==> 11-12: inputs <==
==> flow/design.v <==
module top(
  input  logic         clk,
  input  logic         rst_n,
  input  logic [31:0]  a, b, c, d, e,  
  output logic [63:0]  y  
);
logic [63:0] mul1_reg, mul2_reg;    
logic [63:0] mul3_reg;             
logic [63:0] sum1_reg;             
logic [63:0] sum2_reg;             
logic [63:0] final_result_reg;    
always_ff @(posedge clk or negedge rst_n) begin
  if (!rst_n) begin
    mul1_reg <= '0;
    mul2_reg <= '0;
  end else begin
    mul1_reg <= a * b;    
    mul2_reg <= c * d;    
  end
end
always_ff @(posedge clk or negedge rst_n) begin
  if (!rst_n) begin
    mul3_reg <= '0;
  end else begin
    mul3_reg <= mul1_reg[31:0] * e;  
  end
end
always_ff @(posedge clk or negedge rst_n) begin
  if (!rst_n) begin
    sum1_reg <= '0;
  end else begin
    sum1_reg <= mul1_reg + mul2_reg;
  end
end
always_ff @(posedge clk or negedge rst_n) begin
  if (!rst_n) begin
    sum2_reg <= '0;
  end else begin
    sum2_reg <= sum1_reg + mul3_reg;
  end
end
always_ff @(posedge clk or negedge rst_n) begin
  if (!rst_n) begin
    final_result_reg <= '0;
  end else begin
    if (|a)  
      final_result_reg <= sum2_reg + sum1_reg;
    else
      final_result_reg <= sum2_reg - mul2_reg;
  end
end
(* IOB="TRUE" *)
always_ff @(posedge clk or negedge rst_n) begin
  if (!rst_n) begin
    y <= '0;
  end else begin
    y <= final_result_reg;
  end
end
endmodule
==> flow/run.sh <==
#!/bin/bash
# the make line also repeats each setting of config.mk as NAME=value (left out here)
make -C /OpenROAD-flow-scripts/flow DESIGN_CONFIG=/design/flow/config.mk WORK_HOME=/design/flow/orfs CLKGATE_MAP_FILE= finish
==> flow/config.mk <==
export PLATFORM = sky130hd
export DESIGN_NAME = top
export DESIGN_NICKNAME = top
export VERILOG_FILES = /design/flow/design.v
export SDC_FILE = /design/flow/constraint.sdc
export NUM_CORES = 4
export LEC_CHECK = 0
export ABC_AREA = 1
export CAP_MARGIN = 20
export CORE_ASPECT_RATIO = 0.59
export CORE_MARGIN = 2
export CORE_UTILIZATION = 56
export CTS_CLUSTER_DIAMETER = 123
export GPL_ROUTABILITY_DRIVEN = 0
export GPL_TIMING_DRIVEN = 0
export HOLD_SLACK_MARGIN = -0.05
export MAX_ROUTING_LAYER = met4
export PLACE_DENSITY = 0.47
export SLEW_MARGIN = 40
export TNS_END_PERCENT = 60
==> flow/constraint.sdc <==
create_clock -name core_clock -period 14.9 [get_ports {clk}]
set_input_delay 2.9800 -clock core_clock [delete_from_list [all_inputs] [get_ports {clk}]]
set_output_delay 2.9800 -clock core_clock [all_outputs]
set_load 0.01 [all_outputs]
==> 11-03 (differences from 11-12) <==
==> flow/config.mk (replaced) <==
export PLATFORM = sky130hd
export DESIGN_NAME = top
export DESIGN_NICKNAME = top
export VERILOG_FILES = /design/flow/design.v
export SDC_FILE = /design/flow/constraint.sdc
export NUM_CORES = 4
export LEC_CHECK = 0
export CAP_MARGIN = 15
export CORE_MARGIN = 2
export CORE_UTILIZATION = 72
export SLEW_MARGIN = 20
==> flow/constraint.sdc (replaced) <==
create_clock -name core_clock -period 7.68 [get_ports {clk}]
set_input_delay 1.5360 -clock core_clock [delete_from_list [all_inputs] [get_ports {clk}]]
set_output_delay 1.5360 -clock core_clock [all_outputs]
set_load 0.01 [all_outputs]
==> 07-02 (differences from 11-12) <==
==> flow/config.mk (replaced) <==
export PLATFORM = sky130hd
export DESIGN_NAME = top
export DESIGN_NICKNAME = top
export VERILOG_FILES = /design/flow/design.v
export SDC_FILE = /design/flow/constraint.sdc
export NUM_CORES = 4
export LEC_CHECK = 0
export ABC_AREA = 1
export CAP_MARGIN = 20
export CORE_MARGIN = 2
export CORE_UTILIZATION = 72
export CTS_CLUSTER_DIAMETER = 332
export CTS_CLUSTER_SIZE = 98
export PLACE_DENSITY = 0.41
export SETUP_SLACK_MARGIN = 1.3
export SLEW_MARGIN = 20
export TNS_END_PERCENT = 10
==> flow/constraint.sdc (replaced) <==
create_clock -name core_clock -period 6.3 [get_ports {clk}]
set_input_delay 1.2600 -clock core_clock [delete_from_list [all_inputs] [get_ports {clk}]]
set_output_delay 1.2600 -clock core_clock [all_outputs]
set_load 0.01 [all_outputs]
==> results_dict.tcl <==
# metrics dict for downstream scripts
set metrics [dict create \
    status "aborted with a tool error" \
    haltStage "clock tree synthesis (4_1_cts)" \
    firstError "[ERROR DPL-0033] detailed placement checks failed during check placement." \
    dp_hpwl_um 408000 \
    post-place-ws_ns -2.13 \
]
(the above is from 07-02)
==> results_dict.tcl <==
# metrics dict for downstream scripts
set metrics [dict create \
    status "aborted with a tool error" \
    haltStage "global routing (5_1_grt)" \
    dp_hpwl_um 308000 \
    syn_inst 13300 \
    async_flop_share_pct 100 \
    post-place-ws_ns -1.78 \
]
(the above is from 11-03)
==> results_dict.tcl <==
# yosys + openroad results
set metrics [dict create \
    status "finished clean" \
    post-place-ws_ns 3.80 \
    critPathArrivalTime_ns 11.37 \
    hp-start "final_result_reg[35]" \
    n_all_inverters 5429 \
    dp_hpwl_um 477000 \
    routed_wl_um 558000 \
]
(the above is from 11-12)

==> inputs of raven <==
RTL: the design.v shown in full above, as it stands there.
Settings: LEC_CHECK=0, CAP_MARGIN=20, CORE_MARGIN=2, CORE_UTILIZATION=66, SLEW_MARGIN=20; clock period 8.88 ns.
run.sh (not shown) runs the stock make flow with config.mk's settings and CLKGATE_MAP_FILE=.
==> lagoon (differences from raven) <==
--- a/flow/config.mk
+++ b/flow/config.mk
@@ -5,7 +5,10 @@
 export SDC_FILE = /design/flow/constraint.sdc
 export NUM_CORES = 4
 export LEC_CHECK = 0
+export ABC_AREA = 0
 export CAP_MARGIN = 20
-export CORE_MARGIN = 2
+export CORE_MARGIN = 7
 export CORE_UTILIZATION = 66
-export SLEW_MARGIN = 20
+export CTS_CLUSTER_DIAMETER = 218
+export SLEW_MARGIN = 15
+export TNS_END_PERCENT = 30
==> flow/constraint.sdc (replaced) <==
create_clock -name core_clock -period 14.4 [get_ports {clk}]
set_input_delay 2.8800 -clock core_clock [delete_from_list [all_inputs] [get_ports {clk}]]
set_output_delay 2.8800 -clock core_clock [all_outputs]
set_load 0.01 [all_outputs]
==> results <==
metric                                                                raven                lagoon
Cell area after layout                                           140000 um2            129000 um2
Status                                             timing/DRC/antenna clean  timing/DRC/antenna clean
Minimum hold slack                                                 0.321 ns              0.333 ns
Cell area after placement                                        135000 um2            127000 um2
Met3 usage in global routing                                          5.93%                 5.87%
Met1 layer wirelength in the final routing                        135000 um             135000 um
Depth of the most critical reg-to-reg path                               25                    26
Proportion of cell area occupied by multi-input gates                 71.8%                 77.1%
P&R area growth vs syn                                                13.5%                 4.53%
# fillers                                                             13300                 14700
Startpoint of the most critical hold path              final_result_reg[38]  final_result_reg[28]
Vias in the first global route                                       105000                103000
